===== flow/config.mk =====
export PLATFORM = sky130hd
export DESIGN_NAME = booth_mul64
export DESIGN_NICKNAME = booth_mul64
export VERILOG_FILES = /design/flow/design.v
export SDC_FILE = /design/flow/constraint.sdc
export NUM_CORES = 4
export LEC_CHECK = 0
export CAP_MARGIN = 20
export CELL_PAD_IN_SITES_DETAIL_PLACEMENT = 0
export CELL_PAD_IN_SITES_GLOBAL_PLACEMENT = 2
export CORE_ASPECT_RATIO = 0.89
export CORE_MARGIN = 4
export CORE_UTILIZATION = 56
export CTS_CLUSTER_DIAMETER = 263
export CTS_CLUSTER_SIZE = 85
export GPL_TIMING_DRIVEN = 0
export HOLD_SLACK_MARGIN = -0.05
export MAX_ROUTING_LAYER = met4
export PLACE_DENSITY_LB_ADDON = 0.19
export SLEW_MARGIN = 20
export TNS_END_PERCENT = 80

===== flow/constraint.sdc =====
create_clock -name core_clock -period 8.13 [get_ports {clk}]
set_input_delay 1.6260 -clock core_clock [delete_from_list [all_inputs] [get_ports {clk}]]
set_output_delay 1.6260 -clock core_clock [all_outputs]
set_load 0.01 [all_outputs]

===== flow/design.v =====
module Booth4(
    input   wire    [63:0]  A,
    input   wire    [2:0]   B_pp,
    output  reg     [64:0]  PP,
    output  wire    E,
    output  wire    S
);
    assign E = ((B_pp == 3'b000) || (A[63] == B_pp[2])) && (B_pp != 3'b111);
    assign S = B_pp[2];
    always @ (*) begin
        case (B_pp)
            3'b000: PP = 65'b0;
            3'b001: PP = {A[63], A};
            3'b010: PP = {A[63], A};
            3'b011: PP = {A, 1'b0};
            3'b100: PP = ~{A, 1'b0};
            3'b101: PP = ~{A[63], A};
            3'b110: PP = ~{A[63], A};
            3'b111: PP = ~65'b0;
        endcase
    end
endmodule
module booth_mul64(
    input   wire    clk,
    input   wire    nrst,
    input   wire    [63:0]  A,
    input   wire    [63:0]  B,
    output  reg     [127:0] P,
    input   wire    start,
    output  wire    ready
);
    localparam S_IDLE = 2'b00;
    localparam S_LOAD = 2'b01;
    localparam S_BUSY = 2'b10;
    localparam S_FINISH = 2'b11;
    reg [1:0] STATE;
    reg [1:0] next_state;
    reg [5:0] count;
    assign ready = (STATE == S_IDLE);
    reg [63:0] A_buf;
    reg [64:0] B_buf;
    reg [67:0] P_cur;
    reg [63:0] P_sft;
    reg [63:0] Ss;
    wire [64:0] PP;
    wire E, S;
    Booth4 enc(A_buf, B_buf[2:0], PP, E, S);
    always @ (*) begin
        next_state = STATE;
        if (STATE == S_IDLE && start == 1'b1)
            next_state = S_LOAD;
        if (STATE == S_LOAD)
            next_state = S_BUSY;
        if (STATE == S_BUSY && count == 6'd31)
            next_state = S_FINISH;
        if (STATE == S_FINISH)
            next_state = S_IDLE;
    end
    always @ (posedge clk or negedge nrst) begin
        if (~nrst) begin
            STATE <= S_IDLE;
        end
        else begin
            STATE <= next_state;
        end
    end
    always @ (posedge clk or negedge nrst) begin
        if (~nrst) begin
            count <= 6'd0;
        end
        else begin
            if (STATE == S_BUSY)
                count <= count + 1;
            else
                count <= 6'd0;
        end
    end
    always @ (posedge clk or negedge nrst) begin
        if (~nrst) begin
            A_buf <= 64'd0;
            B_buf <= 64'd0;
        end
        else begin
            if (next_state == S_LOAD) begin
                A_buf <= A;
                B_buf <= {B, 1'b0};
            end
            else if (STATE == S_BUSY) begin
                B_buf <= B_buf >> 2;
            end
        end
    end
    always @ (posedge clk or negedge nrst) begin
        if (~nrst) begin
            P_cur <= 68'd0;
            P_sft <= 64'd0;
        end
        else begin
            if (STATE == S_BUSY) begin
                if (count == 6'd0)
                    {P_cur, P_sft} <= {(P_cur + {E, ~E, ~E, PP}), P_sft} >> 2;
                else
                    {P_cur, P_sft} <= {(P_cur + {1'b1, E, PP}), P_sft} >> 2;
            end
            else begin
                P_cur <= 68'd0;
                P_sft <= 64'd0;
            end
        end
    end
    always @ (posedge clk or negedge nrst) begin
        if (~nrst) begin
            Ss <= 64'b0;
        end
        else begin
            if (STATE == S_BUSY) begin
                Ss <= {1'b0, S, Ss[63:2]};
            end
            else begin
                Ss <= 64'd0;
            end
        end
    end
    always @ (posedge clk or negedge nrst) begin
        if (~nrst) begin
            P <= 128'd0;
        end
        else begin
            if (STATE == S_FINISH) begin
                P <= {P_cur[63:0], P_sft} + Ss;
            end
            else if (next_state == S_LOAD) begin
                P <= 128'd0;
            end
        end
    end
endmodule

===== flow/run.sh =====
#!/bin/bash
# the make line also repeats each setting of config.mk as NAME=value (left out here)
make -C /OpenROAD-flow-scripts/flow DESIGN_CONFIG=/design/flow/config.mk WORK_HOME=/design/flow/orfs CLKGATE_MAP_FILE= finish

==> flow_metrics.py, run 1 <==
# Auto-generated metrics
metrics = {
    "outcome": {
        "outcome": "did not finish",
        "haltStage": "3_1_place_gp_skip_io",
        "error_line": "[ERROR FLW-0024] Place density exceeds 1.0 (current PLACE_DENSITY_LB_ADDON =  0.19). Please check if the value of  PLACE_DENSITY_LB_ADDON is between 0 and 0.99.",
    },
    "synthesis": {
        "edf_count": 0,
        "synthSimpleGateAreaFrac_pct": 20.35,
        "synth_nets": 3133,
        "top_area_cell": "dfrtp_1",
        "yosys_warnings": 2,
        "synth_flops": 429,
        "avgSynthCellArea_um2": 8.645,
        "ys_chip_area_um2": 25050,
        "top_cells_by_count": "534 x nand2_1, 428 x dfrtp_1, 266 x nor2_1",
        "aoi_share_pct": 19.08,
        "synthArstFlopShare_pct": 100.0,
        "syn_inst": 2898,
        "ys.flop_type": "dfrtp_1",
        "synth.area.top_cells": "dfrtp_1 43%, nand2_1 8.0%, ha_1 5.1%",
        "ys_sh_adder_pct": 5.224,
        "synth_top_cell_by_count": "nand2_1",
        "yosysTopAreaCellShare_pct": 42.75,
        "netlist_area_um2": 25050,
        "ys_cells": 2898,
        "ys_seq_share_pct": 42.85,
        "xor_area_share_pct": 6.607,
        "synth_cell_types": 74,
        "synth.comb.largest_family": "simple AND/OR/NAND/NOR gates",
        "ys_sh_mux_pct": 2.682,
    },
    "die": {
        "fp_util_pct": 57.11,
        "die_x_um": 232.2,
        "num_rows": 72,
        "core_um2": 43870,
        "chipArea_um2": 48190,
        "die_height_um": 207.5,
    },
}
==> run 2: changes to the inputs <==
Settings changed: CELL_PAD_IN_SITES_DETAIL_PLACEMENT 0 to not set, CELL_PAD_IN_SITES_GLOBAL_PLACEMENT 2 to not set, CORE_ASPECT_RATIO 0.89 to not set, CORE_MARGIN 4 to 2, CORE_UTILIZATION 56 to 66, CTS_CLUSTER_DIAMETER 263 to not set, CTS_CLUSTER_SIZE 85 to not set, GPL_TIMING_DRIVEN 0 to not set, HOLD_SLACK_MARGIN -0.05 to not set, MAX_ROUTING_LAYER met4 to not set, PLACE_DENSITY_LB_ADDON 0.19 to not set, SETUP_SLACK_MARGIN set to 0.94, TNS_END_PERCENT 80 to not set.
Clock period 8.13 ns to 4.84 ns, I/O delays scaled along.
==> run 2 against run 1 <==
Effect of this change:
- the run now finishes clean
- die size shrank 18%
- synthesized area is the same
- synthesized cell count is the same
==> flow_metrics.py, run 2 <==
# Metrics from the implementation run
metrics = {
    "worst_setup_path": {
        "critPathBufInv": 4,
        "cpMostUsedCell": "nor2_1",
        "path_max_fanout": 6,
        "critPathCapture": "P_cur[50]$_DFF_PN0_",
        "worst_r2r_endpoint": "P_cur[50]$_DFF_PN0_",
        "cp_slowest_stage_delay_ns": 0.50,
        "worstSetupPathType": "reg -> reg",
        "critPathLaunchType": "register",
        "r2r_cells": 20,
        "cp_top_family": "simple AND/OR/NAND/NOR gates",
        "cpMaxStageDelayCell": "dfrtp_2",
        "crit_path_start": "B_buf[0]$_DFFE_PN0P_",
        "cp-end-kind": "register",
        "reg2reg_from": "B_buf[0]$_DFFE_PN0P_",
        "regToRegSetupSlack_ns": 0.49,
        "crit_required_ns": 5.28,
        "cp.arrival_ns": 4.79,
        "cp_num_cells": 20,
        "worstPathCellList": "buf_12, nand2_8, buf_6, o22ai_2, nor2_1, nor2_1, a221oi_2, ha_1, nand4_1, nor4_2, buf_4, or4b_4, a211oi_4, o31ai_4, a31oi_4, buf_6, o21a_1, a31oi_1, xor2_1, nor2_1",
    },
    "clocking": {
        "clk_latency_ns": 0.60,
        "htreeDepth": 2,
        "cts_tree": "yes",
        "clkTransAtPathRegs_ns": 0.06,
        "cts.sink_count": 429,
        "cts_buffers": 45,
        "root_buffer": "clkbuf_16",
        "ctsLongestPathBuffers": 3,
    },
    "global_routing": {
        "grt_util_met2_pct": 62.34,
        "grt_max_degree": 197,
        "grtUsageMet3_pct": 6.019,
        "busiest_layer": "met2",
        "overflow": 0,
        "grt_pass1_vias": 22670,
        "gr-usage-met1_pct": 51.82,
        "grt_use_total_pct": 38.52,
        "grt_pass1_wl_um": 120600,
        "antenna_found_initial": 1,
    },
    "die": {
        "core_um2": 37490,
        "fp_util_pct": 66.83,
        "die_x_um": 198.8,
        "boundaryPins": 260,
        "num_rows": 71,
        "die_height_um": 198.8,
        "chipArea_um2": 39540,
    },
    "routing": {
        "drt_first_pass_iters": 10,
        "antenna_cells": 0,
        "drt_iter0_markers": 2783,
        "vias": 24140,
        "drt-total-wl_um": 79740,
        "wl_per_cell_um": 21.46,
        "vias_per_cell": 6.495,
        "ant_nets": 0,
        "drc": 0,
    },
    "placed_design": {
        "preCtsSetupSlack_ns": 0.3714,
        "place_congestion": 0.9667,
        "place_area_um2": 28140,
        "dpl.hpwl_um": 50350,
        "placed_cells": 3540,
        "io_buffers": 259,
    },
    "cells_and_area": {
        "stdcell_count": 3716,
        "num-fill-cells": 2177,
        "mi_logic_area_um2": 14340,
        "regArea_um2": 10750,
        "finalCoreUtilization_pct": 84.23,
        "final_nets": 3403,
        "final_area_um2": 31580,
        "area_delta_synth_final_pct": 26.04,
    },
    "run": {
        "warning_count": 39,
        "drv_cap": 0,
    },
    "synthesis": {
        "yosys_warnings": 2,
        "aoi_share_pct": 19.08,
        "xor_area_share_pct": 6.607,
        "syn_inst": 2898,
        "top_cells_by_count": "534 x nand2_1, 428 x dfrtp_1, 266 x nor2_1",
        "edf_count": 0,
        "synthSimpleGateAreaFrac_pct": 20.35,
        "ys_sh_adder_pct": 5.224,
        "synth_nets": 3133,
        "synth_flops": 429,
        "ys_seq_share_pct": 42.85,
        "synth_top_cell_by_count": "nand2_1",
        "synth.area.top_cells": "dfrtp_1 43%, nand2_1 8.0%, ha_1 5.1%",
        "ys_cells": 2898,
        "synth_cell_types": 74,
        "ys.flop_type": "dfrtp_1",
        "top_area_cell": "dfrtp_1",
        "yosysTopAreaCellShare_pct": 42.75,
        "netlist_area_um2": 25050,
        "avgSynthCellArea_um2": 8.645,
        "synthArstFlopShare_pct": 100.0,
        "synth.comb.largest_family": "simple AND/OR/NAND/NOR gates",
        "ys_chip_area_um2": 25050,
        "ys_sh_mux_pct": 2.682,
    },
    "outcome": {
        "outcome": "finished clean",
    },
    "power": {
        "p_seq_share_pct": 23.5,
        "p_int_mw": 11.74,
        "p_comb_share_pct": 58.7,
        "p_leak_nw": 14.38,
        "comb_cell_power_mw": 12.3,
        "switching_power_mw": 9.132,
        "maxPowerGroup": "combinational cells",
        "p_sw_share_pct": 43.76,
        "seq_power_mw": 4.89,
        "power_density_nw_per_um2": 660.8,
        "p_clk_mw": 3.72,
        "p_clk_share_pct": 17.8,
        "ir_drop_v": 0.0004258,
    },
    "final_timing": {
        "min_period_ns": 4.351,
        "finalHoldViolCount": 0,
        "setup_viol": 0,
        "tns_ns": 0,
        "fin_crit_sh_pct": 89.90,
        "maxSlewHeadroom_pct": 30.46,
        "setup_slack_ns": 0.4888,
        "fmax_mhz": 229.8,
        "tightest_slew_ns": 1.043,
        "fin_worst_skew_ns": 0.01984,
        "drv_slew": 0,
        "rsz0062_at_grt": "true",
    },
    "worst_hold_path": {
        "hp-class": "in -> async",
    },
}
run 2: stage by stage:
| step | power, mW | hold slack, ns |
|---|---|---|
| global route | 21.86 | 0.4985 |
| finish | 20.87 | 0.4266 |
| floorplan | 11.59 | 0.4547 |
| detailed placement | 14.26 | 0.4696 |
| global placement | 14.09 | 0.4616 |
| CTS | 18.84 | 0.4683 |
run 2: layout make-up:
class	count	area share, %
sequential	429	34.04
tap	511	2.025
clock buffer	67	4.307
clock inverter	17	0.7172
inverter	33	0.3923
timing repair buffer	401	13.11
multi-input combinational	2258	45.41
run 2: what timing repair did:
action,4_1_cts,5_1_grt
setup endpoints to repair,56,79
gates resized,74,111
endpoints found under the hold margin,0,0
cloned,3,7
pin swaps,34,67
buffers inserted,32,49
hold buffers,0,0
run 2: metal layers:
layer  up-vias  part of all wire (%)
met3       373                   8.9
met1     11610                    39
met2      1448                    47
met4         0                   5.0
li1      10710                     -
met5         -                     0
==> run 3: changes to the inputs <==
Settings changed: ABC_AREA set to 1, CORE_UTILIZATION 66 to 72, SETUP_SLACK_MARGIN 0.94 to not set.
Clock period 4.84 ns to 4.08 ns, I/O delays scaled along.
==> run 3 against run 2 <==
Effect of this change:
- synthesized cell count grew 68%
- sequential cell count is the same
- worst setup slack lost 0.064 ns
- critical path depth shrank 4
- routed wire length grew 40%
- cell count grew 52%
- combinational power grew 19%
- largest cell class unchanged
- register-to-register slack lost 0.06 ns
- maximum frequency grew 19%
- die size grew 13%
==> flow_metrics.py, run 3 <==
# Metrics from the implementation run
metrics = {
    "worst_setup_path": {
        "cp_num_cells": 16,
        "worstSetupPathType": "reg -> reg",
        "critPathLaunchType": "register",
        "cpMostUsedCell": "nor2_1",
        "cpMaxStageDelayCell": "buf_4",
        "critPathBufInv": 2,
        "cp_slowest_stage_delay_ns": 0.57,
        "crit_required_ns": 4.61,
        "cp_top_family": "simple AND/OR/NAND/NOR gates",
        "critPathCapture": "P_cur[58]$_DFF_PN0_",
        "reg2reg_from": "B_buf[2]$_DFFE_PN0P_",
        "cp.arrival_ns": 4.18,
        "cp-end-kind": "register",
        "crit_path_start": "B_buf[2]$_DFFE_PN0P_",
        "worstPathCellList": "buf_4, nor2_1, o21ai_0, nand2_1, inv_1, ha_1, a21oi_1, nor2_1, nor2_1, nor2_1, nor2_1, o21ai_0, a21oi_1, nand3_1, nand2_1, nor2_1",
        "regToRegSetupSlack_ns": 0.42,
        "r2r_cells": 16,
        "worst_r2r_endpoint": "P_cur[58]$_DFF_PN0_",
        "path_max_fanout": 69,
    },
    "clocking": {
        "clk_latency_ns": 0.64,
        "cts_buffers": 46,
        "cts_resized": 0,
        "cts_setup_buffers": 0,
        "cts_tree": "yes",
        "clkTransAtPathRegs_ns": 0.06,
        "htreeDepth": 2,
        "ctsLongestPathBuffers": 3,
        "root_buffer": "clkbuf_16",
        "cts_hold_buf": 0,
        "cts.sink_count": 429,
    },
    "run": {
        "drv_cap": 0,
        "warning_count": 43,
    },
    "power": {
        "comb_cell_power_mw": 14.6,
        "p_clk_share_pct": 17.4,
        "power_density_nw_per_um2": 733.3,
        "ir_drop_v": 0.0006863,
        "p_clk_mw": 4.51,
        "p_sw_share_pct": 51.45,
        "p_seq_share_pct": 26.3,
        "switching_power_mw": 13.37,
        "seq_power_mw": 6.84,
        "p_int_mw": 12.62,
        "maxPowerGroup": "combinational cells",
        "p_comb_share_pct": 56.3,
        "p_leak_nw": 18.68,
    },
    "synthesis": {
        "avgSynthCellArea_um2": 6.339,
        "synth_flops": 429,
        "edf_count": 0,
        "ys_cells": 4868,
        "ys_sh_mux_pct": 0,
        "ys.flop_type": "dfrtp_1",
        "top_area_cell": "dfrtp_1",
        "yosysTopAreaCellShare_pct": 34.71,
        "aoi_share_pct": 12.68,
        "syn_inst": 4868,
        "top_cells_by_count": "1576 x nand2_1, 761 x inv_1, 559 x nor2_1",
        "synthSimpleGateAreaFrac_pct": 36.09,
        "ys_seq_share_pct": 34.79,
        "synth.comb.largest_family": "simple AND/OR/NAND/NOR gates",
        "xor_area_share_pct": 0.7663,
        "synthArstFlopShare_pct": 100.0,
        "synth_cell_types": 48,
        "ys_sh_adder_pct": 4.241,
        "yosys_warnings": 2,
        "synth_top_cell_by_count": "nand2_1",
        "synth.area.top_cells": "dfrtp_1 35%, nand2_1 19%, inv_1 9.3%",
        "ys_chip_area_um2": 30860,
        "netlist_area_um2": 30860,
        "synth_nets": 5103,
    },
    "global_routing": {
        "grt_use_total_pct": 51.22,
        "grt_pass1_wl_um": 175000,
        "overflow": 0,
        "grt_max_degree": 219,
        "antenna_found_initial": 10,
        "grt_pass1_vias": 33140,
    },
    "die": {
        "chipArea_um2": 44530,
        "num_rows": 75,
        "fp_util_pct": 73.24,
        "die_height_um": 211.0,
        "core_um2": 42130,
        "boundaryPins": 260,
        "die_x_um": 211.0,
    },
    "final_timing": {
        "rsz0062_at_grt": "false",
        "fin_worst_skew_ns": 0.03116,
        "min_period_ns": 3.656,
        "finalHoldViolCount": 0,
        "tightest_slew_ns": 1.172,
        "tns_ns": 0,
        "fin_crit_sh_pct": 89.60,
        "drv_slew": 0,
        "maxSlewHeadroom_pct": 21.85,
        "hold_slack_ns": 0.2153,
        "setup_viol": 0,
        "fmax_mhz": 273.6,
    },
    "cells_and_area": {
        "final_area_um2": 35440,
        "regArea_um2": 10740,
        "final_nets": 5301,
        "num-fill-cells": 2858,
        "area_delta_synth_final_pct": 14.86,
        "mi_logic_area_um2": 16610,
        "stdcell_count": 5650,
    },
    "placed_design": {
        "placed_cells": 5556,
        "place_area_um2": 33790,
        "io_buffers": 259,
        "place_congestion": 1.220,
        "dpl.hpwl_um": 79130,
    },
    "routing": {
        "drt_iter0_markers": 5925,
        "drc": 0,
        "vias_per_cell": 6.152,
        "drt-total-wl_um": 111700,
        "vias": 34760,
        "drt_first_pass_iters": 15,
        "wl_per_cell_um": 19.77,
        "ant_nets": 0,
    },
    "outcome": {
        "outcome": "finished clean",
    },
    "worst_hold_path": {
        "hp-class": "in -> async",
    },
}
## run 3: metrics by stage
step           worst slack, ns  util, %  power [mW]
3_5_place_dp            0.6584    80.20       20.34
5_1_grt                 0.2088    84.07       27.45
3_3_place_gp            0.7025    80.20       19.96
6_report                0.4244    84.12       25.99
4_1_cts                 0.6039    84.01       24.94
2_1_floorplan           0.9612        -       16.06
## run 3: area by class of cell
cell class | instances | area share (%)
diodes | 9 | 0.06354
clock buffers | 61 | 3.604
clock inverters | 23 | 0.9179
inverters | 781 | 8.285
multi-input cells | 3528 | 46.86
flip-flops and latches | 429 | 30.31
well taps | 539 | 1.903
repair buffers | 280 | 8.049
## run 3: routing by layer
metal	part of all wire (%)	GRT usage, %	up-vias
met2	41	72.71	2605
met3	15	24.40	842
met1	34	59.02	15520
li1	-	-	15770
met4	9.5	39.29	18
met5	0.45	7.786	-
==> run 4: changes to the inputs <==
Settings changed: ABC_AREA 1 to not set, CELL_PAD_IN_SITES_DETAIL_PLACEMENT set to 0, CELL_PAD_IN_SITES_GLOBAL_PLACEMENT set to 2, CORE_MARGIN 2 to 4, CORE_UTILIZATION 72 to 56, CTS_CLUSTER_DIAMETER set to 263, CTS_CLUSTER_SIZE set to 85, GPL_TIMING_DRIVEN set to 0, MAX_ROUTING_LAYER set to met4, PLACE_DENSITY_LB_ADDON set to 0.16, SETUP_SLACK_MARGIN set to 0.32, TNS_END_PERCENT set to 80.
Clock period 4.08 ns to 3.08 ns, I/O delays scaled along.
==> run 4 against run 3 <==
Effect of this change:
- the run now fails in 3_1_place_gp_skip_io
- die size rose by 8.2%
- synthesized area is 19% lower
- synthesized cell count fell by 40%
==> flow_metrics.py, run 4 <==
# Auto-generated metrics
metrics = {
    "outcome": {
        "outcome": "did not finish",
        "haltStage": "3_1_place_gp_skip_io",
        "error_line": "[ERROR FLW-0024] Place density exceeds 1.0 (current PLACE_DENSITY_LB_ADDON =  0.16). Please check if the value of  PLACE_DENSITY_LB_ADDON is between 0 and 0.99.",
    },
    "die": {
        "die_x_um": 219.5,
        "core_um2": 44220,
        "die_height_um": 219.5,
        "fp_util_pct": 56.66,
        "chipArea_um2": 48190,
        "num_rows": 77,
    },
    "synthesis": {
        "ys.flop_type": "dfrtp_1",
        "ys_sh_mux_pct": 2.682,
        "edf_count": 0,
        "netlist_area_um2": 25050,
        "xor_area_share_pct": 6.607,
        "synth.area.top_cells": "dfrtp_1 43%, nand2_1 8.0%, ha_1 5.1%",
        "syn_inst": 2898,
        "synthArstFlopShare_pct": 100.0,
        "synth.comb.largest_family": "simple AND/OR/NAND/NOR gates",
        "aoi_share_pct": 19.08,
        "synth_top_cell_by_count": "nand2_1",
        "avgSynthCellArea_um2": 8.645,
        "yosysTopAreaCellShare_pct": 42.75,
        "synth_cell_types": 74,
        "top_cells_by_count": "534 x nand2_1, 428 x dfrtp_1, 266 x nor2_1",
        "ys_chip_area_um2": 25050,
        "synthSimpleGateAreaFrac_pct": 20.35,
        "top_area_cell": "dfrtp_1",
        "yosys_warnings": 2,
        "ys_cells": 2898,
        "ys_seq_share_pct": 42.85,
        "synth_flops": 429,
        "ys_sh_adder_pct": 5.224,
        "synth_nets": 3133,
    },
}
==> run 5: changes to the inputs <==
Settings changed: CELL_PAD_IN_SITES_DETAIL_PLACEMENT 0 to not set, CELL_PAD_IN_SITES_GLOBAL_PLACEMENT 2 to not set, CORE_MARGIN 4 to 2, CORE_UTILIZATION 56 to 68, CTS_CLUSTER_DIAMETER 263 to 30, CTS_CLUSTER_SIZE 85 to 37, GPL_TIMING_DRIVEN 0 to not set, MAX_ROUTING_LAYER met4 to not set, PLACE_DENSITY_LB_ADDON 0.16 to not set, SETUP_SLACK_MARGIN 0.32 to 0.45, TNS_END_PERCENT 80 to not set.
Clock period 3.08 ns to 4.48 ns, I/O delays scaled along.
==> run 5 against run 4 <==
Effect of this change:
- the layout now fails its checks (setup timing)
- synthesized area unchanged
- die size fell by 20%
- synthesized cell count unchanged
==> flow_metrics.py, run 5 <==
# Metrics from the implementation run
metrics = {
    "routing": {
        "vias_per_cell": 7.444,
        "vias": 28090,
        "ant_nets": 0,
        "drt_iter0_markers": 6085,
        "drt_first_pass_iters": 22,
        "drt-total-wl_um": 106800,
        "wl_per_cell_um": 28.31,
        "drc": 0,
    },
    "die": {
        "chipArea_um2": 38400,
        "die_height_um": 196.0,
        "num_rows": 70,
        "fp_util_pct": 68.76,
        "die_x_um": 196.0,
        "core_um2": 36430,
        "boundaryPins": 260,
    },
    "power": {
        "p_seq_share_pct": 19.9,
        "p_int_mw": 15.28,
        "p_sw_share_pct": 44.01,
        "seq_power_mw": 5.42,
        "switching_power_mw": 12.01,
        "p_clk_mw": 7.50,
        "p_leak_nw": 15.10,
        "p_comb_share_pct": 52.7,
        "power_density_nw_per_um2": 824.6,
        "comb_cell_power_mw": 14.4,
        "p_clk_share_pct": 27.5,
        "power.total_mw": 27.28,
        "maxPowerGroup": "combinational cells",
        "ir_drop_v": 0.0005405,
    },
    "outcome": {
        "so_faults": "setup timing",
        "outcome": "failed layout checks",
    },
    "global_routing": {
        "busiest_layer": "met2",
        "grt_util_met2_pct": 76.87,
        "grt_max_degree": 158,
        "grt_pass1_vias": 26930,
        "antenna_found_initial": 15,
        "grtUsageMet3_pct": 15.04,
        "grt_use_total_pct": 48.85,
        "grt_pass1_wl_um": 147000,
        "overflow": 0,
        "gr-usage-met1_pct": 57.66,
    },
    "cells_and_area": {
        "stdcell_count": 3773,
        "area_delta_synth_final_pct": 32.05,
        "final_nets": 3453,
        "finalCoreUtilization_pct": 90.80,
    },
    "worst_setup_path": {
        "cp_num_cells": 18,
        "cp-end-kind": "register",
        "worstSetupPathType": "reg -> reg",
        "crit_path_start": "B_buf[1]$_DFFE_PN0P_",
        "cpMaxStageDelayCell": "nor2_1",
        "crit_required_ns": 5.03,
        "cp_slowest_stage_delay_ns": 0.60,
        "worst_r2r_endpoint": "P_cur[65]$_DFF_PN0_",
        "r2r_cells": 18,
        "cp.arrival_ns": 5.54,
        "critPathCapture": "P_cur[65]$_DFF_PN0_",
        "reg2reg_from": "B_buf[1]$_DFFE_PN0P_",
        "critPathBufInv": 1,
        "cp_top_family": "AND-OR/OR-AND gates",
        "critPathLaunchType": "register",
        "path_max_fanout": 7,
        "regToRegSetupSlack_ns": -0.52,
        "worstPathCellList": "nand2_8, buf_12, o22ai_1, nor2_1, nor2_1, a221oi_2, ha_1, a21oi_1, o21ai_1, a21oi_1, nand3_2, a21oi_2, o41a_1, o21a_2, o211ai_4, nand2_1, o21ai_0, o211a_1",
    },
    "synthesis": {
        "yosys_warnings": 2,
        "top_area_cell": "dfrtp_1",
        "ys_seq_share_pct": 42.85,
        "synth_flops": 429,
        "edf_count": 0,
        "synth_cell_types": 74,
        "synthArstFlopShare_pct": 100.0,
        "synthSimpleGateAreaFrac_pct": 20.35,
        "syn_inst": 2898,
        "avgSynthCellArea_um2": 8.645,
        "synth_nets": 3133,
        "synth.area.top_cells": "dfrtp_1 43%, nand2_1 8.0%, ha_1 5.1%",
        "yosysTopAreaCellShare_pct": 42.75,
        "synth_top_cell_by_count": "nand2_1",
        "ys_chip_area_um2": 25050,
        "xor_area_share_pct": 6.607,
        "ys_sh_adder_pct": 5.224,
        "top_cells_by_count": "534 x nand2_1, 428 x dfrtp_1, 266 x nor2_1",
        "synth.comb.largest_family": "simple AND/OR/NAND/NOR gates",
        "ys.flop_type": "dfrtp_1",
        "netlist_area_um2": 25050,
        "ys_sh_mux_pct": 2.682,
        "aoi_share_pct": 19.08,
        "ys_cells": 2898,
    },
    "clocking": {
        "cts.sink_count": 429,
        "clk_latency_ns": 0.68,
        "cts_hold_buf": 0,
        "clkTransAtPathRegs_ns": 0.06,
        "htreeDepth": 3,
        "cts_tree": "yes",
        "ctsLongestPathBuffers": 3,
        "cts_buffers": 89,
        "root_buffer": "clkbuf_16",
    },
    "final_timing": {
        "fmax_mhz": 200.1,
        "tightest_slew_ns": 1.057,
        "fin_crit_sh_pct": 111.6,
        "setup_slack_ns": -0.5174,
        "maxSlewHeadroom_pct": 29.51,
        "finalHoldViolCount": 0,
        "setup_viol": 24,
        "fin_worst_skew_ns": 0.07562,
        "rsz0062_at_grt": "true",
        "min_period_ns": 4.997,
        "tns_ns": -5.256,
        "drv_slew": 0,
    },
    "placed_design": {
        "placed_cells": 3547,
        "place_congestion": 0.9971,
        "dpl.hpwl_um": 53420,
        "io_buffers": 259,
    },
    "worst_hold_path": {
        "hp-class": "in -> async",
    },
    "run": {
        "drv_cap": 0,
        "warning_count": 39,
    },
}
==> run 5: area by class of cell <==
type,instances,area [um2]
clock inverters,53,819.5
clock buffers,112,2477
multi-input cells,2257,14260
well taps,468,585.6
diodes,13,32.53
fillers,1428,3351
repair buffers,408,4038
inverters,33,123.9
flip-flops and latches,429,10750
==> run 5: per-layer routing <==
| layer | vias to the layer above | wire, um |
|---|---|---|
| li1 | 10840 | - |
| met1 | 12950 | 34200 |
| met2 | 3079 | 45570 |
| met3 | 1186 | 15850 |
| met4 | 24 | 10470 |
| met5 | - | 715 |
==> run 5: through the flow <==
step	setup slack (ns)	hold WS, ns	instance area (um2)
finish	-0.5174	0.3128	33080
global route	-0.8931	0.3742	33080
CTS	0.3181	0.3860	32230
detailed placement	0.1352	0.4722	28490
global placement	0.2364	0.4602	28490
floorplan	0.4511	0.4547	25070
==> run 5: repair_timing <==
item | CTS | global route
setup endpoints to repair | 38 | 85
pin swaps | 46 | 44
buffers inserted | 20 | 23
resized | 50 | 110
gates cloned | 1 | 3
==> run 6: changes to the inputs <==
Settings changed: CAP_MARGIN 20 to 25, CELL_PAD_IN_SITES_DETAIL_PLACEMENT set to 1, CORE_UTILIZATION 68 to 40, CTS_CLUSTER_DIAMETER 30 to not set, CTS_CLUSTER_SIZE 37 to not set, SETUP_SLACK_MARGIN 0.45 to not set, SLEW_MARGIN 20 to 40.
Clock period 4.48 ns to 6.0 ns, I/O delays scaled along.
==> run 6 against run 5 <==
Effect of this change:
- now clean on timing, DRC and antenna
- clock power decreased by 55%
- sequential share of layout area increased by 3.0 points
- synthesized cell count unchanged
- global-route usage down 23 points
- hold slack improved by 0.12 ns
- total power shrank 45%
- cell area is 8.4% lower
==> flow_metrics.py, run 6 <==
# Metrics from the implementation run
metrics = {
    "outcome": {
        "outcome": "finished clean",
    },
    "final_timing": {
        "fin_worst_skew_ns": 0.01931,
        "drv_slew": 0,
        "tns_ns": 0,
        "setup_viol": 0,
        "rsz0062_at_grt": "false",
        "tightest_slew_ns": 0.8382,
        "maxSlewHeadroom_pct": 43.69,
        "setup_slack_ns": 0.9555,
        "min_period_ns": 5.044,
        "fmax_mhz": 198.2,
        "fin_crit_sh_pct": 84.07,
        "finalHoldViolCount": 0,
    },
    "global_routing": {
        "grt_pass1_vias": 23440,
        "overflow": 0,
        "grt_use_total_pct": 26.05,
        "grtUsageMet3_pct": 3.756,
        "grt_util_met2_pct": 42.27,
        "busiest_layer": "met2",
        "gr-usage-met1_pct": 35.74,
        "antenna_found_initial": 3,
        "grt_pass1_wl_um": 133100,
        "grt_max_degree": 197,
    },
    "worst_setup_path": {
        "cp-end-kind": "register",
        "path_max_fanout": 21,
        "cp.arrival_ns": 5.53,
        "critPathCapture": "P_cur[63]$_DFF_PN0_",
        "cp_top_family": "AND-OR/OR-AND gates",
        "cp_num_cells": 14,
        "crit_path_start": "B_buf[0]$_DFFE_PN0P_",
        "crit_required_ns": 6.48,
        "regToRegSetupSlack_ns": 0.96,
        "cpMaxStageDelayCell": "dfrtp_2",
        "r2r_cells": 14,
        "critPathBufInv": 1,
        "worstPathCellList": "xor2_1, and2_2, buf_4, a221oi_1, ha_1, nand4_1, nor4b_1, a21oi_2, o41a_1, o21a_1, o211ai_2, a31oi_1, o221ai_2, mux2_1",
        "cp_slowest_stage_delay_ns": 0.52,
        "worstSetupPathType": "reg -> reg",
        "reg2reg_from": "B_buf[0]$_DFFE_PN0P_",
        "worst_r2r_endpoint": "P_cur[63]$_DFF_PN0_",
        "critPathLaunchType": "register",
    },
    "placed_design": {
        "place_area_um2": 28410,
        "place_congestion": 0.9775,
        "io_buffers": 259,
        "preCtsSetupSlack_ns": 1.004,
        "dpl.hpwl_um": 61390,
    },
    "worst_hold_path": {
        "hp-class": "in -> async",
    },
    "cells_and_area": {
        "final_area_um2": 30300,
        "final_nets": 3299,
        "mi_logic_area_um2": 13550,
        "num-fill-cells": 7156,
        "finalCoreUtilization_pct": 49.00,
        "regArea_um2": 10750,
        "area_delta_synth_final_pct": 20.93,
    },
    "clocking": {
        "clk_latency_ns": 0.62,
        "cts_tree": "yes",
        "cts_resized": 0,
        "cts.sink_count": 429,
        "cts_buffers": 51,
        "htreeDepth": 2,
        "cts_setup_buffers": 0,
        "clkTransAtPathRegs_ns": 0.06,
        "root_buffer": "clkbuf_16",
        "cts_hold_buf": 0,
        "ctsLongestPathBuffers": 3,
    },
    "synthesis": {
        "xor_area_share_pct": 6.607,
        "top_cells_by_count": "534 x nand2_1, 428 x dfrtp_1, 266 x nor2_1",
        "synth_flops": 429,
        "ys_sh_mux_pct": 2.682,
        "synth.comb.largest_family": "simple AND/OR/NAND/NOR gates",
        "top_area_cell": "dfrtp_1",
        "netlist_area_um2": 25050,
        "ys_sh_adder_pct": 5.224,
        "syn_inst": 2898,
        "ys_seq_share_pct": 42.85,
        "synth_cell_types": 74,
        "yosysTopAreaCellShare_pct": 42.75,
        "synth.area.top_cells": "dfrtp_1 43%, nand2_1 8.0%, ha_1 5.1%",
        "ys_cells": 2898,
        "edf_count": 0,
        "avgSynthCellArea_um2": 8.645,
        "yosys_warnings": 2,
        "synth_nets": 3133,
        "synth_top_cell_by_count": "nand2_1",
        "synthArstFlopShare_pct": 100.0,
        "synthSimpleGateAreaFrac_pct": 20.35,
        "ys_chip_area_um2": 25050,
        "aoi_share_pct": 19.08,
        "ys.flop_type": "dfrtp_1",
    },
    "routing": {
        "vias_per_cell": 5.686,
        "ant_nets": 0,
        "antenna_cells": 0,
        "drt_iter0_markers": 1307,
        "drc": 0,
        "vias": 22430,
        "wl_per_cell_um": 21.46,
        "drt_first_pass_iters": 5,
        "drt-total-wl_um": 84630,
    },
    "power": {
        "power_density_nw_per_um2": 498.0,
        "p_clk_share_pct": 22.3,
        "p_comb_share_pct": 51.8,
        "p_int_mw": 8.375,
        "power.total_mw": 15.09,
        "maxPowerGroup": "combinational cells",
        "p_leak_nw": 13.65,
        "p_sw_share_pct": 44.48,
        "switching_power_mw": 6.711,
        "seq_power_mw": 3.91,
        "ir_drop_v": 0.0002522,
        "p_seq_share_pct": 25.9,
        "comb_cell_power_mw": 7.81,
        "p_clk_mw": 3.36,
    },
    "die": {
        "die_height_um": 254.3,
        "core_um2": 61830,
        "chipArea_um2": 64650,
        "die_x_um": 254.3,
        "fp_util_pct": 40.52,
        "num_rows": 91,
        "boundaryPins": 260,
    },
    "run": {
        "warning_count": 35,
        "drv_cap": 0,
    },
}
## run 6: cell type report
type | instances | area share (%)
inverters | 33 | 0.4089
repair buffers | 292 | 9.866
clock inverters | 24 | 1.086
clock buffers | 72 | 4.968
flip-flops and latches | 429 | 35.48
multi-input cells | 2257 | 44.74
well taps | 837 | 3.457
## run 6: routing by layer
layer,wire length (um),vias up
li1,-,10480
met1,39010,11280
met2,39110,529
met3,3791,138
met4,2703,2
met5,10,-
## run 6: metrics by stage
step / cells / hold slack [ns]
floorplan: 2898 / 0.4547
global placement: 3842 / 0.4601
detailed placement: 3846 / 0.4698
CTS: 3942 / 0.4085
global route: 3944 / 0.4248
finish: 3944 / 0.4313
==> run 7: changes to the inputs <==
Settings changed: CAP_MARGIN 25 to 20, CELL_PAD_IN_SITES_DETAIL_PLACEMENT 1 to 2, CELL_PAD_IN_SITES_GLOBAL_PLACEMENT set to 2, CORE_MARGIN 2 to 4, CORE_UTILIZATION 40 to 56, CTS_CLUSTER_DIAMETER set to 263, CTS_CLUSTER_SIZE set to 85, GPL_TIMING_DRIVEN set to 0, PLACE_DENSITY set to 0.65, SETUP_SLACK_MARGIN set to 0.32, SLEW_MARGIN 40 to 20, TNS_END_PERCENT set to 65.
Clock period 6.0 ns to 3.08 ns, I/O delays scaled along.
==> run 7 against run 6 <==
Effect of this change:
- the run now fails in 3_1_place_gp_skip_io
- synthesized area unchanged
- synthesized cell count unchanged
- die size decreased by 25%
==> flow_metrics.py, run 7 <==
# Auto-generated metrics
metrics = {
    "die": {
        "die_x_um": 219.5,
        "core_um2": 44220,
        "num_rows": 77,
        "fp_util_pct": 56.66,
        "chipArea_um2": 48190,
        "die_height_um": 219.5,
    },
    "synthesis": {
        "yosys_warnings": 2,
        "xor_area_share_pct": 6.607,
        "ys_sh_adder_pct": 5.224,
        "synth_flops": 429,
        "ys_seq_share_pct": 42.85,
        "synth_nets": 3133,
        "edf_count": 0,
        "yosysTopAreaCellShare_pct": 42.75,
        "synth_top_cell_by_count": "nand2_1",
        "ys.flop_type": "dfrtp_1",
        "synth.comb.largest_family": "simple AND/OR/NAND/NOR gates",
        "avgSynthCellArea_um2": 8.645,
        "syn_inst": 2898,
        "netlist_area_um2": 25050,
        "synth_cell_types": 74,
        "synthSimpleGateAreaFrac_pct": 20.35,
        "synth.area.top_cells": "dfrtp_1 43%, nand2_1 8.0%, ha_1 5.1%",
        "top_cells_by_count": "534 x nand2_1, 428 x dfrtp_1, 266 x nor2_1",
        "ys_cells": 2898,
        "top_area_cell": "dfrtp_1",
        "ys_chip_area_um2": 25050,
        "aoi_share_pct": 19.08,
        "synthArstFlopShare_pct": 100.0,
        "ys_sh_mux_pct": 2.682,
    },
    "outcome": {
        "error_line": "[ERROR GPL-0301] Utilization 102.420 % exceeds 100%.",
        "outcome": "did not finish",
        "haltStage": "3_1_place_gp_skip_io",
    },
}
==> run 8: changes to the inputs <==
Settings changed: CELL_PAD_IN_SITES_DETAIL_PLACEMENT 2 to not set, CELL_PAD_IN_SITES_GLOBAL_PLACEMENT 2 to not set, CORE_MARGIN 4 to 2, CORE_UTILIZATION 56 to 68, CTS_CLUSTER_DIAMETER 263 to not set, CTS_CLUSTER_SIZE 85 to not set, GPL_TIMING_DRIVEN 0 to not set, PLACE_DENSITY 0.65 to not set, SETUP_SLACK_MARGIN 0.32 to not set, TNS_END_PERCENT 65 to not set.
Clock period 3.08 ns to 5.05 ns, I/O delays scaled along.
==> run 8 against run 7 <==
Effect of this change:
- die size fell by 20%
- synthesized area did not move
- the run now finishes clean
- synthesized cell count did not move
==> flow_metrics.py, run 8 <==
# Metrics from the implementation run
metrics = {
    "synthesis": {
        "ys_cells": 2898,
        "xor_area_share_pct": 6.607,
        "ys_sh_adder_pct": 5.224,
        "avgSynthCellArea_um2": 8.645,
        "ys_seq_share_pct": 42.85,
        "ys_sh_mux_pct": 2.682,
        "ys.flop_type": "dfrtp_1",
        "synthSimpleGateAreaFrac_pct": 20.35,
        "synthArstFlopShare_pct": 100.0,
        "yosysTopAreaCellShare_pct": 42.75,
        "synth_nets": 3133,
        "top_area_cell": "dfrtp_1",
        "synth_cell_types": 74,
        "synth_flops": 429,
        "top_cells_by_count": "534 x nand2_1, 428 x dfrtp_1, 266 x nor2_1",
        "syn_inst": 2898,
        "yosys_warnings": 2,
        "synth.area.top_cells": "dfrtp_1 43%, nand2_1 8.0%, ha_1 5.1%",
        "ys_chip_area_um2": 25050,
        "aoi_share_pct": 19.08,
        "edf_count": 0,
        "synth_top_cell_by_count": "nand2_1",
        "netlist_area_um2": 25050,
        "synth.comb.largest_family": "simple AND/OR/NAND/NOR gates",
    },
    "worst_setup_path": {
        "cp_top_family": "AND-OR/OR-AND gates",
        "cp-end-kind": "register",
        "cpMaxStageDelayCell": "o21ai_0",
        "r2r_cells": 18,
        "cp_slowest_stage_delay_ns": 0.49,
        "critPathCapture": "P_cur[60]$_DFF_PN0_",
        "cp_num_cells": 18,
        "crit_path_start": "B_buf[1]$_DFFE_PN0P_",
        "worstSetupPathType": "reg -> reg",
        "crit_required_ns": 5.56,
        "path_max_fanout": 95,
        "critPathBufInv": 2,
        "cp.arrival_ns": 5.36,
        "worst_r2r_endpoint": "P_cur[60]$_DFF_PN0_",
        "regToRegSetupSlack_ns": 0.19,
        "critPathLaunchType": "register",
        "reg2reg_from": "B_buf[1]$_DFFE_PN0P_",
        "worstPathCellList": "buf_12, o22ai_1, nor2_1, nor2_1, a221oi_1, ha_1, a21oi_1, o21ai_0, a311oi_1, a311oi_1, o31ai_1, buf_4, a21oi_1, a41o_1, nand2b_1, o2bb2ai_1, a31oi_1, mux2i_1",
    },
    "clocking": {
        "clk_latency_ns": 0.61,
        "cts.sink_count": 429,
        "htreeDepth": 2,
        "cts_setup_buffers": 0,
        "cts_tree": "yes",
        "clkTransAtPathRegs_ns": 0.06,
        "ctsLongestPathBuffers": 3,
        "cts_buffers": 46,
        "root_buffer": "clkbuf_16",
    },
    "power": {
        "p_int_mw": 9.747,
        "seq_power_mw": 4.67,
        "p_seq_share_pct": 26.7,
        "maxPowerGroup": "combinational cells",
        "p_leak_nw": 13.52,
        "p_sw_share_pct": 44.18,
        "power_density_nw_per_um2": 590.6,
        "power.total_mw": 17.46,
        "p_clk_share_pct": 20.8,
        "p_comb_share_pct": 52.4,
        "switching_power_mw": 7.715,
        "comb_cell_power_mw": 9.16,
        "ir_drop_v": 0.0004218,
        "p_clk_mw": 3.64,
    },
    "final_timing": {
        "finalHoldViolCount": 0,
        "tns_ns": 0,
        "setup_viol": 0,
        "rsz0062_at_grt": "false",
        "fin_worst_skew_ns": 0.02895,
        "tightest_slew_ns": 1.090,
        "fin_crit_sh_pct": 96.14,
        "maxSlewHeadroom_pct": 27.35,
        "min_period_ns": 4.855,
        "fmax_mhz": 206.0,
        "drv_slew": 0,
    },
    "routing": {
        "drc": 0,
        "drt_first_pass_iters": 9,
        "drt_iter0_markers": 2802,
        "vias_per_cell": 6.758,
        "antenna_cells": 0,
        "drt-total-wl_um": 81060,
        "vias": 24080,
        "ant_nets": 0,
        "wl_per_cell_um": 22.75,
    },
    "global_routing": {
        "overflow": 0,
        "grt_use_total_pct": 41.97,
        "grt_pass1_vias": 23890,
        "grt_max_degree": 197,
        "antenna_found_initial": 1,
        "gr-usage-met1_pct": 54.29,
        "grtUsageMet3_pct": 7.341,
        "grt_util_met2_pct": 68.30,
        "grt_pass1_wl_um": 128100,
        "busiest_layer": "met2",
    },
    "cells_and_area": {
        "area_delta_synth_final_pct": 18.02,
        "final_nets": 3295,
        "stdcell_count": 3563,
    },
    "run": {
        "warning_count": 37,
        "drv_cap": 0,
    },
    "outcome": {
        "outcome": "finished clean",
    },
    "worst_hold_path": {
        "hp-class": "in -> async",
    },
    "placed_design": {
        "place_congestion": 0.9642,
        "dpl.hpwl_um": 51950,
        "io_buffers": 259,
        "placed_cells": 3479,
    },
    "die": {
        "chipArea_um2": 38400,
        "boundaryPins": 260,
        "fp_util_pct": 68.76,
        "die_height_um": 196.0,
        "num_rows": 70,
        "die_x_um": 196.0,
        "core_um2": 36430,
    },
}
run 8: what timing repair did:
action | CTS | global route
hold buffers | 0 | 0
setup endpoints to repair | 0 | 3
gates resized | 0 | 2
run 8: layout make-up:
cell class                      instances  area [um2]
Clock inverter                         12       181.4
Tap cell                              468       585.6
Multi-Input combinational cell       2257       13550
Inverter                               33       123.9
Sequential cell                       429       10750
Clock buffer                           71        1406
Timing Repair Buffer                  293        2969
Fill cell                            2159        6867
run 8: per-stage QoR:
step	hold WS [ns]	util, %	setup WS (ns)	instance area, um2
2_1_floorplan	0.4547	-	0.7947	25050
3_3_place_gp	0.4621	76.70	0.5027	27940
3_5_place_dp	0.4727	76.70	0.3337	27940
4_1_cts	0.4859	81.05	0.2806	29530
5_1_grt	0.5041	81.15	0.02157	29570
6_report	0.4502	81.15	0.1947	29570
run 8: routing by layer:
metal,up-vias,wire length (um)
met2,1658,38280
li1,10480,-
met1,11550,30710
met4,2,4243
met5,-,13
met3,391,7814
==> run 9: changes to the inputs <==
Settings changed: ABC_AREA set to 0, CELL_PAD_IN_SITES_GLOBAL_PLACEMENT set to 3, CORE_MARGIN 2 to 6, CORE_UTILIZATION 68 to 16, CTS_CLUSTER_DIAMETER set to 385, GPL_TIMING_DRIVEN set to 0, MAX_ROUTING_LAYER set to met5, MIN_ROUTING_LAYER set to met2, PLACE_DENSITY_LB_ADDON set to 0.16, SLEW_MARGIN 20 to 5.
Clock period 5.05 ns to 8.11 ns, I/O delays scaled along.
==> run 9 against run 8 <==
Effect of this change:
- still clean on timing, DRC and antenna
- combinational power fell by 32%
- critical path depth is 1 higher
- clock power shrank about 20%
- synthesized cell count stayed put
- worst setup slack gained 1.7 ns
- first-iteration DRC count decreased by 2.0%
- global-route usage decreased by 22 points
==> flow_metrics.py, run 9 <==
# Metrics from the implementation run
metrics = {
    "synthesis": {
        "synth_flops": 429,
        "synth.area.top_cells": "dfrtp_1 43%, nand2_1 8.0%, ha_1 5.1%",
        "syn_inst": 2898,
        "top_cells_by_count": "534 x nand2_1, 428 x dfrtp_1, 266 x nor2_1",
        "yosysTopAreaCellShare_pct": 42.75,
        "ys_sh_mux_pct": 2.682,
        "ys_cells": 2898,
        "ys_chip_area_um2": 25050,
        "synthSimpleGateAreaFrac_pct": 20.35,
        "avgSynthCellArea_um2": 8.645,
        "ys_sh_adder_pct": 5.224,
        "synth_top_cell_by_count": "nand2_1",
        "synth_cell_types": 74,
        "ys.flop_type": "dfrtp_1",
        "top_area_cell": "dfrtp_1",
        "edf_count": 0,
        "synth_nets": 3133,
        "synthArstFlopShare_pct": 100.0,
        "ys_seq_share_pct": 42.85,
        "aoi_share_pct": 19.08,
        "synth.comb.largest_family": "simple AND/OR/NAND/NOR gates",
        "yosys_warnings": 2,
        "xor_area_share_pct": 6.607,
        "netlist_area_um2": 25050,
    },
    "final_timing": {
        "maxSlewHeadroom_pct": 26.41,
        "rsz0062_at_grt": "false",
        "fmax_mhz": 160.5,
        "tightest_slew_ns": 1.095,
        "hold_slack_ns": 0.4552,
        "setup_slack_ns": 1.880,
        "fin_worst_skew_ns": 0.06207,
        "finalHoldViolCount": 0,
        "min_period_ns": 6.230,
        "fin_crit_sh_pct": 76.82,
        "drv_slew": 0,
        "setup_viol": 0,
        "tns_ns": 0,
    },
    "placed_design": {
        "place_congestion": 0.8186,
        "preCtsSetupSlack_ns": 1.427,
        "io_buffers": 259,
        "dpl.hpwl_um": 87270,
    },
    "routing": {
        "drc": 0,
        "drt_iter0_markers": 2746,
        "vias": 31450,
        "wl_per_cell_um": 21.85,
        "drt-total-wl_um": 116600,
        "drt_first_pass_iters": 6,
        "vias_per_cell": 5.894,
        "ant_nets": 0,
    },
    "power": {
        "p_leak_nw": 13.97,
        "seq_power_mw": 2.87,
        "power.total_mw": 12.02,
        "comb_cell_power_mw": 6.23,
        "switching_power_mw": 5.558,
        "ir_drop_v": 0.0001924,
        "p_clk_share_pct": 24.3,
        "p_seq_share_pct": 23.9,
        "p_clk_mw": 2.92,
        "power_density_nw_per_um2": 367.0,
        "p_sw_share_pct": 46.24,
        "p_comb_share_pct": 51.8,
        "p_int_mw": 6.461,
        "maxPowerGroup": "combinational cells",
    },
    "cells_and_area": {
        "final_nets": 3475,
        "num-fill-cells": 17120,
        "finalCoreUtilization_pct": 21.16,
        "area_delta_synth_final_pct": 30.69,
        "regArea_um2": 10740,
        "mi_logic_area_um2": 13520,
    },
    "global_routing": {
        "grt_pass1_wl_um": 170000,
        "antenna_found_initial": 0,
        "overflow": 0,
        "grt_max_degree": 96,
        "grt_pass1_vias": 37430,
        "grt_use_total_pct": 20.33,
    },
    "clocking": {
        "clk_latency_ns": 0.74,
        "cts_buffers": 59,
        "cts_tree": "yes",
        "htreeDepth": 2,
        "cts_setup_buffers": 0,
        "cts_resized": 0,
        "ctsLongestPathBuffers": 3,
        "clkTransAtPathRegs_ns": 0.06,
        "root_buffer": "clkbuf_16",
        "cts_hold_buf": 0,
        "cts.sink_count": 429,
    },
    "worst_setup_path": {
        "cp_slowest_stage_delay_ns": 0.50,
        "cpMostUsedCell": "clkbuf_1",
        "cp-end-kind": "register",
        "cp_top_family": "AND-OR/OR-AND gates",
        "r2r_cells": 19,
        "critPathLaunchType": "register",
        "regToRegSetupSlack_ns": 1.88,
        "cp.arrival_ns": 6.84,
        "cpMaxStageDelayCell": "clkbuf_1",
        "critPathCapture": "P_cur[60]$_DFF_PN0_",
        "crit_required_ns": 8.72,
        "worstPathCellList": "xor2_1, and2_1, clkbuf_1, clkbuf_1, a221oi_1, ha_1, buf_2, nand4_1, nor3_1, nand3b_1, a311oi_1, o31ai_1, clkbuf_4, a21oi_1, a41o_1, nand2b_1, o2bb2ai_1, a31oi_1, mux2i_1",
        "worstSetupPathType": "reg -> reg",
        "reg2reg_from": "B_buf[1]$_DFFE_PN0P_",
        "worst_r2r_endpoint": "P_cur[60]$_DFF_PN0_",
        "cp_num_cells": 19,
        "crit_path_start": "B_buf[1]$_DFFE_PN0P_",
        "critPathBufInv": 4,
        "path_max_fanout": 10,
    },
    "die": {
        "die_x_um": 407.7,
        "chipArea_um2": 166200,
        "die_height_um": 407.7,
        "core_um2": 154800,
        "fp_util_pct": 16.19,
        "num_rows": 144,
        "boundaryPins": 260,
    },
    "worst_hold_path": {
        "whs_endpoint": "P_sft[12]$_DFF_PN0_",
        "hp-start": "P_sft[14]$_DFF_PN0_",
        "hp-class": "reg -> reg",
        "hold_depth": 1,
    },
    "outcome": {
        "outcome": "finished clean",
    },
    "run": {
        "drv_cap": 0,
        "warning_count": 29,
    },
}
[run 9: stage by stage]
stage / instance area [um2] / std cells
3_3_place_gp: 30200 / 5201
4_1_cts: 32630 / 5323
5_1_grt: 32730 / 5331
6_report: 32740 / 5336
2_1_floorplan: 25050 / 2898
3_5_place_dp: 30520 / 5215
[run 9: area by class of cell]
cell class | instances | area share [%]
multi-input combinational | 2257 | 41.29
sequential | 429 | 32.79
timing repair buffer | 281 | 9.156
tap | 2044 | 7.810
clock buffer | 88 | 5.269
buffer | 179 | 2.086
clock inverter | 20 | 1.181
inverter | 33 | 0.3783
antenna | 5 | 0.03821
[run 9: layer usage]
metal  part of all wire (%)  wire length [um]  GRT usage, %  vias up
met5                    1.1              1291         6.839        -
met4                    2.9              3382         2.381       31
met3                     48             55970         31.70      300
met2                     48             55930         21.88     9048
met1                      0                 0             -    11320
li1                       -                 -             -    10750
==> run 10: changes to the inputs <==
Settings changed: CELL_PAD_IN_SITES_GLOBAL_PLACEMENT 3 to not set, CORE_MARGIN 6 to 2, CORE_UTILIZATION 16 to 20, CTS_CLUSTER_DIAMETER 385 to 261, GPL_TIMING_DRIVEN 0 to not set, MAX_ROUTING_LAYER met5 to not set, MIN_ROUTING_LAYER met2 to met1, PLACE_DENSITY set to 0.66, PLACE_DENSITY_LB_ADDON 0.16 to not set, SETUP_SLACK_MARGIN set to 1.67, SLEW_MARGIN 5 to 15, TNS_END_PERCENT set to 90.
Clock period 8.11 ns to 8.86 ns, I/O delays scaled along.
==> run 10 against run 9 <==
Effect of this change:
- register-to-register slack gained 1.2 ns
- sequential share of layout area grew 2.0 points
- cell area shrank 5.5%
- clock power shrank 26%
- routed wire length shrank 27%
- synthesized area is the same
- critical path depth shrank 4
- maximum frequency grew 8.7%
- sequential power shrank 6%
- critical path type unchanged
- largest cell class unchanged
- largest power group unchanged
- highest routed layer unchanged
==> flow_metrics.py, run 10 <==
# Metrics from the implementation run
metrics = {
    "clocking": {
        "cts_buffers": 52,
        "cts.sink_count": 429,
        "root_buffer": "clkbuf_16",
        "cts_hold_buf": 0,
        "cts_tree": "yes",
        "clkTransAtPathRegs_ns": 0.07,
        "cts_resized": 0,
        "htreeDepth": 2,
        "cts_setup_buffers": 0,
        "clk_latency_ns": 0.65,
        "ctsLongestPathBuffers": 3,
    },
    "worst_setup_path": {
        "reg2reg_from": "B_buf[0]$_DFFE_PN0P_",
        "cp_num_cells": 15,
        "worst_r2r_endpoint": "P_cur[58]$_DFF_PN0_",
        "cp.arrival_ns": 6.21,
        "r2r_cells": 15,
        "cpMostUsedCell": "buf_4",
        "critPathCapture": "P_cur[58]$_DFF_PN0_",
        "cpMaxStageDelayCell": "dfrtp_2",
        "worstPathCellList": "buf_4, nor2_4, buf_4, a221oi_1, ha_1, nand4_1, nor4_1, or4b_4, a211oi_2, o31ai_2, a31oi_4, nor3_1, o41ai_2, xnor2_1, nor2_1",
        "critPathLaunchType": "register",
        "path_max_fanout": 42,
        "cp_top_family": "simple AND/OR/NAND/NOR gates",
        "worstSetupPathType": "reg -> reg",
        "crit_required_ns": 9.34,
        "cp_slowest_stage_delay_ns": 0.66,
        "regToRegSetupSlack_ns": 3.13,
        "crit_path_start": "B_buf[0]$_DFFE_PN0P_",
        "critPathBufInv": 2,
        "cp-end-kind": "register",
    },
    "power": {
        "p_sw_share_pct": 44.61,
        "p_clk_mw": 2.15,
        "power_density_nw_per_um2": 320.4,
        "p_int_mw": 5.491,
        "ir_drop_v": 0.0001535,
        "p_comb_share_pct": 51.1,
        "seq_power_mw": 2.69,
        "p_clk_share_pct": 21.7,
        "maxPowerGroup": "combinational cells",
        "switching_power_mw": 4.422,
        "p_leak_nw": 13.44,
        "comb_cell_power_mw": 5.07,
        "p_seq_share_pct": 27.2,
    },
    "worst_hold_path": {
        "whs_endpoint": "P[80]$_DFFE_PN0P_",
        "hp-class": "reg -> reg",
        "hold_depth": 2,
        "hp-start": "P[80]$_DFFE_PN0P_",
    },
    "routing": {
        "drc": 0,
        "vias_per_cell": 4.647,
        "wl_per_cell_um": 17.92,
        "vias": 21970,
        "drt_first_pass_iters": 5,
        "ant_nets": 0,
        "drt_iter0_markers": 1904,
        "drt-total-wl_um": 84730,
    },
    "synthesis": {
        "synth.comb.largest_family": "simple AND/OR/NAND/NOR gates",
        "synthArstFlopShare_pct": 100.0,
        "yosysTopAreaCellShare_pct": 42.75,
        "ys_chip_area_um2": 25050,
        "ys_cells": 2898,
        "ys.flop_type": "dfrtp_1",
        "aoi_share_pct": 19.08,
        "syn_inst": 2898,
        "synth.area.top_cells": "dfrtp_1 43%, nand2_1 8.0%, ha_1 5.1%",
        "top_area_cell": "dfrtp_1",
        "synth_top_cell_by_count": "nand2_1",
        "avgSynthCellArea_um2": 8.645,
        "synthSimpleGateAreaFrac_pct": 20.35,
        "netlist_area_um2": 25050,
        "yosys_warnings": 2,
        "top_cells_by_count": "534 x nand2_1, 428 x dfrtp_1, 266 x nor2_1",
        "edf_count": 0,
        "synth_flops": 429,
        "xor_area_share_pct": 6.607,
        "synth_cell_types": 74,
        "synth_nets": 3133,
        "ys_seq_share_pct": 42.85,
        "ys_sh_adder_pct": 5.224,
        "ys_sh_mux_pct": 2.682,
    },
    "cells_and_area": {
        "stdcell_count": 4728,
        "final_nets": 3285,
        "num-fill-cells": 13360,
        "area_delta_synth_final_pct": 23.49,
    },
    "global_routing": {
        "antenna_found_initial": 6,
        "grt_pass1_vias": 20970,
        "grt_pass1_wl_um": 129400,
        "grt_use_total_pct": 12.94,
        "grt_max_degree": 142,
        "overflow": 0,
    },
    "die": {
        "chipArea_um2": 128100,
        "die_height_um": 357.9,
        "boundaryPins": 260,
        "fp_util_pct": 20.21,
        "num_rows": 129,
        "die_x_um": 357.9,
        "core_um2": 124000,
    },
    "final_timing": {
        "rsz0062_at_grt": "false",
        "min_period_ns": 5.731,
        "fin_worst_skew_ns": 0.03908,
        "setup_viol": 0,
        "fin_crit_sh_pct": 64.68,
        "maxSlewHeadroom_pct": 31.75,
        "hold_slack_ns": 0.4757,
        "tightest_slew_ns": 1.024,
        "finalHoldViolCount": 0,
        "drv_slew": 0,
        "tns_ns": 0,
        "fmax_mhz": 174.5,
    },
    "placed_design": {
        "io_buffers": 259,
        "place_congestion": 0.9144,
        "dpl.hpwl_um": 61810,
        "placed_cells": 4633,
    },
    "run": {
        "drv_cap": 0,
        "warning_count": 41,
    },
    "outcome": {
        "outcome": "finished clean",
    },
}
[run 10: per-stage QoR]
stage	instance area (um2)	total power, mW	util, %	worst slack, ns
floorplan	25050	6.310	-	4.605
global placement	29230	7.689	23.58	3.319
detailed placement	29230	7.700	23.58	3.245
CTS	30940	9.922	24.96	3.228
global route	30940	10.64	24.96	2.629
finish	30940	9.913	24.96	3.129
[run 10: layer usage]
metal | share of wire, % | global-route usage [%] | up-vias
li1 | - | - | 10470
met1 | 48 | 18.58 | 10730
met2 | 44 | 19.75 | 678
met3 | 7.1 | 2.865 | 87
met4 | 1.5 | 2.762 | 4
met5 | 0.025 | 0 | -
[run 10: area by class of cell]
class	count	area [um2]	area share, %
multi-input combinational	2257	13550	43.79
sequential	429	10750	34.74
timing repair buffer	277	2758	8.913
tap	1637	2048	6.620
clock buffer	68	1441	4.659
clock inverter	26	269.0	0.8695
inverter	33	123.9	0.4004
antenna	1	2.502	0.008088
==> run 11: changes to the inputs <==
Settings changed: ABC_AREA 0 to not set, CORE_UTILIZATION 20 to 40, CTS_CLUSTER_DIAMETER 261 to not set, MIN_ROUTING_LAYER met1 to not set, PLACE_DENSITY 0.66 to not set, SETUP_SLACK_MARGIN 1.67 to not set, SLEW_MARGIN 15 to 20, TNS_END_PERCENT 90 to not set.
Clock period 8.86 ns to 6.0 ns, I/O delays scaled along.
==> run 11 against run 10 <==
Effect of this change:
- clock power increased by 58%
- critical path type unchanged
- synthesized cell count unchanged
- die size decreased by 50%
- sequential cell count unchanged
- critical endpoint is now P_cur[63]$_DFF_PN0_
- non-clock buffer count increased by 10
- sequential share of layout area increased by 0.87 points
- hold slack improved by 0.00090 ns
- clock-buffer cell count unchanged
==> flow_metrics.py, run 11 <==
# Metrics from the implementation run
metrics = {
    "outcome": {
        "outcome": "finished clean",
    },
    "cells_and_area": {
        "stdcell_count": 3936,
        "area_delta_synth_final_pct": 20.49,
        "mi_logic_area_um2": 13540,
        "final_nets": 3293,
        "num-fill-cells": 5924,
        "regArea_um2": 10750,
    },
    "clocking": {
        "root_buffer": "clkbuf_16",
        "cts_tree": "yes",
        "cts_buffers": 50,
        "cts.sink_count": 429,
        "ctsLongestPathBuffers": 3,
        "cts_hold_buf": 0,
        "cts_setup_buffers": 0,
        "clk_latency_ns": 0.61,
        "clkTransAtPathRegs_ns": 0.06,
        "cts_resized": 0,
        "htreeDepth": 2,
    },
    "synthesis": {
        "ys_chip_area_um2": 25050,
        "synth_top_cell_by_count": "nand2_1",
        "synth_cell_types": 74,
        "yosys_warnings": 2,
        "synth.area.top_cells": "dfrtp_1 43%, nand2_1 8.0%, ha_1 5.1%",
        "synth.comb.largest_family": "simple AND/OR/NAND/NOR gates",
        "edf_count": 0,
        "ys_seq_share_pct": 42.85,
        "synth_nets": 3133,
        "yosysTopAreaCellShare_pct": 42.75,
        "synthArstFlopShare_pct": 100.0,
        "syn_inst": 2898,
        "xor_area_share_pct": 6.607,
        "avgSynthCellArea_um2": 8.645,
        "ys_sh_adder_pct": 5.224,
        "synthSimpleGateAreaFrac_pct": 20.35,
        "top_cells_by_count": "534 x nand2_1, 428 x dfrtp_1, 266 x nor2_1",
        "synth_flops": 429,
        "top_area_cell": "dfrtp_1",
        "aoi_share_pct": 19.08,
        "ys_cells": 2898,
        "ys.flop_type": "dfrtp_1",
        "ys_sh_mux_pct": 2.682,
        "netlist_area_um2": 25050,
    },
    "power": {
        "p_leak_nw": 13.58,
        "p_seq_share_pct": 26.1,
        "p_sw_share_pct": 43.68,
        "p_clk_mw": 3.39,
        "switching_power_mw": 6.532,
        "power_density_nw_per_um2": 495.4,
        "p_int_mw": 8.422,
        "seq_power_mw": 3.90,
        "ir_drop_v": 0.0002867,
        "maxPowerGroup": "combinational cells",
        "p_comb_share_pct": 51.2,
        "p_clk_share_pct": 22.7,
        "comb_cell_power_mw": 7.66,
    },
    "final_timing": {
        "fmax_mhz": 198.8,
        "tightest_slew_ns": 1.020,
        "fin_crit_sh_pct": 83.84,
        "tns_ns": 0,
        "setup_viol": 0,
        "rsz0062_at_grt": "false",
        "fin_worst_skew_ns": 0.01576,
        "maxSlewHeadroom_pct": 31.30,
        "setup_slack_ns": 0.9696,
        "finalHoldViolCount": 0,
        "drv_slew": 0,
        "min_period_ns": 5.030,
    },
    "placed_design": {
        "dpl.hpwl_um": 55700,
        "placed_cells": 3842,
        "io_buffers": 259,
        "place_congestion": 0.9775,
        "preCtsSetupSlack_ns": 1.052,
    },
    "global_routing": {
        "grtUsageMet3_pct": 2.776,
        "grt_pass1_vias": 21410,
        "grt_max_degree": 197,
        "overflow": 0,
        "gr-usage-met1_pct": 35.03,
        "busiest_layer": "met2",
        "grt_use_total_pct": 23.84,
        "antenna_found_initial": 0,
        "grt_util_met2_pct": 37.25,
        "grt_pass1_wl_um": 122100,
    },
    "die": {
        "die_height_um": 254.3,
        "boundaryPins": 260,
        "num_rows": 91,
        "fp_util_pct": 40.52,
        "die_x_um": 254.3,
        "core_um2": 61830,
        "chipArea_um2": 64650,
    },
    "worst_setup_path": {
        "reg2reg_from": "B_buf[1]$_DFFE_PN0P_",
        "cp-end-kind": "register",
        "crit_path_start": "B_buf[1]$_DFFE_PN0P_",
        "cpMaxStageDelayCell": "dfrtp_4",
        "regToRegSetupSlack_ns": 0.97,
        "path_max_fanout": 21,
        "cp_top_family": "AND-OR/OR-AND gates",
        "critPathLaunchType": "register",
        "critPathBufInv": 1,
        "worstSetupPathType": "reg -> reg",
        "cp_num_cells": 14,
        "crit_required_ns": 6.49,
        "cp_slowest_stage_delay_ns": 0.54,
        "critPathCapture": "P_cur[63]$_DFF_PN0_",
        "cp.arrival_ns": 5.52,
        "worstPathCellList": "xor2_1, and2_2, buf_4, a221oi_1, ha_1, nand4_1, nor4b_1, a21oi_2, o41a_1, o21a_1, o211ai_2, a31oi_1, o221ai_2, mux2_1",
        "worst_r2r_endpoint": "P_cur[63]$_DFF_PN0_",
        "r2r_cells": 14,
    },
    "routing": {
        "vias": 21850,
        "wl_per_cell_um": 19.69,
        "antenna_cells": 0,
        "ant_nets": 0,
        "drt_iter0_markers": 1581,
        "drt_first_pass_iters": 5,
        "drc": 0,
        "vias_per_cell": 5.551,
        "drt-total-wl_um": 77490,
    },
    "worst_hold_path": {
        "whs_endpoint": "P[64]$_DFFE_PN0P_",
        "hp-start": "P[64]$_DFFE_PN0P_",
        "hold_depth": 2,
        "hp-class": "reg -> reg",
    },
    "run": {
        "drv_cap": 0,
        "warning_count": 37,
    },
}
[run 11: area by class of cell]
type	instances	area share, %
inverter	33	0.4103
timing repair buffer	287	9.533
clock buffer	68	4.733
clock inverter	25	1.389
tap	837	3.469
sequential	429	35.60
multi-input combinational	2257	44.86
[run 11: per-stage QoR]
stage	instance area, um2	total power [mW]	util (%)	hold WS (ns)
final	30190	14.95	48.83	0.4766
after global routing	30190	16.02	48.83	0.5020
after CTS	30160	14.96	48.78	0.4820
after detailed placement	28310	11.49	45.79	0.4690
after global placement	28310	11.51	45.79	0.4601
after floorplan	25050	9.317	-	0.4547
[run 11: per-layer routing]
layer | part of all wire, % | vias to the layer above
met4 | 2.4 | 0
met2 | 45 | 590
met3 | 4.7 | 102
li1 | - | 10490
met1 | 48 | 10670
met5 | 0 | -
Power is estimated from default activity; no workload was simulated.
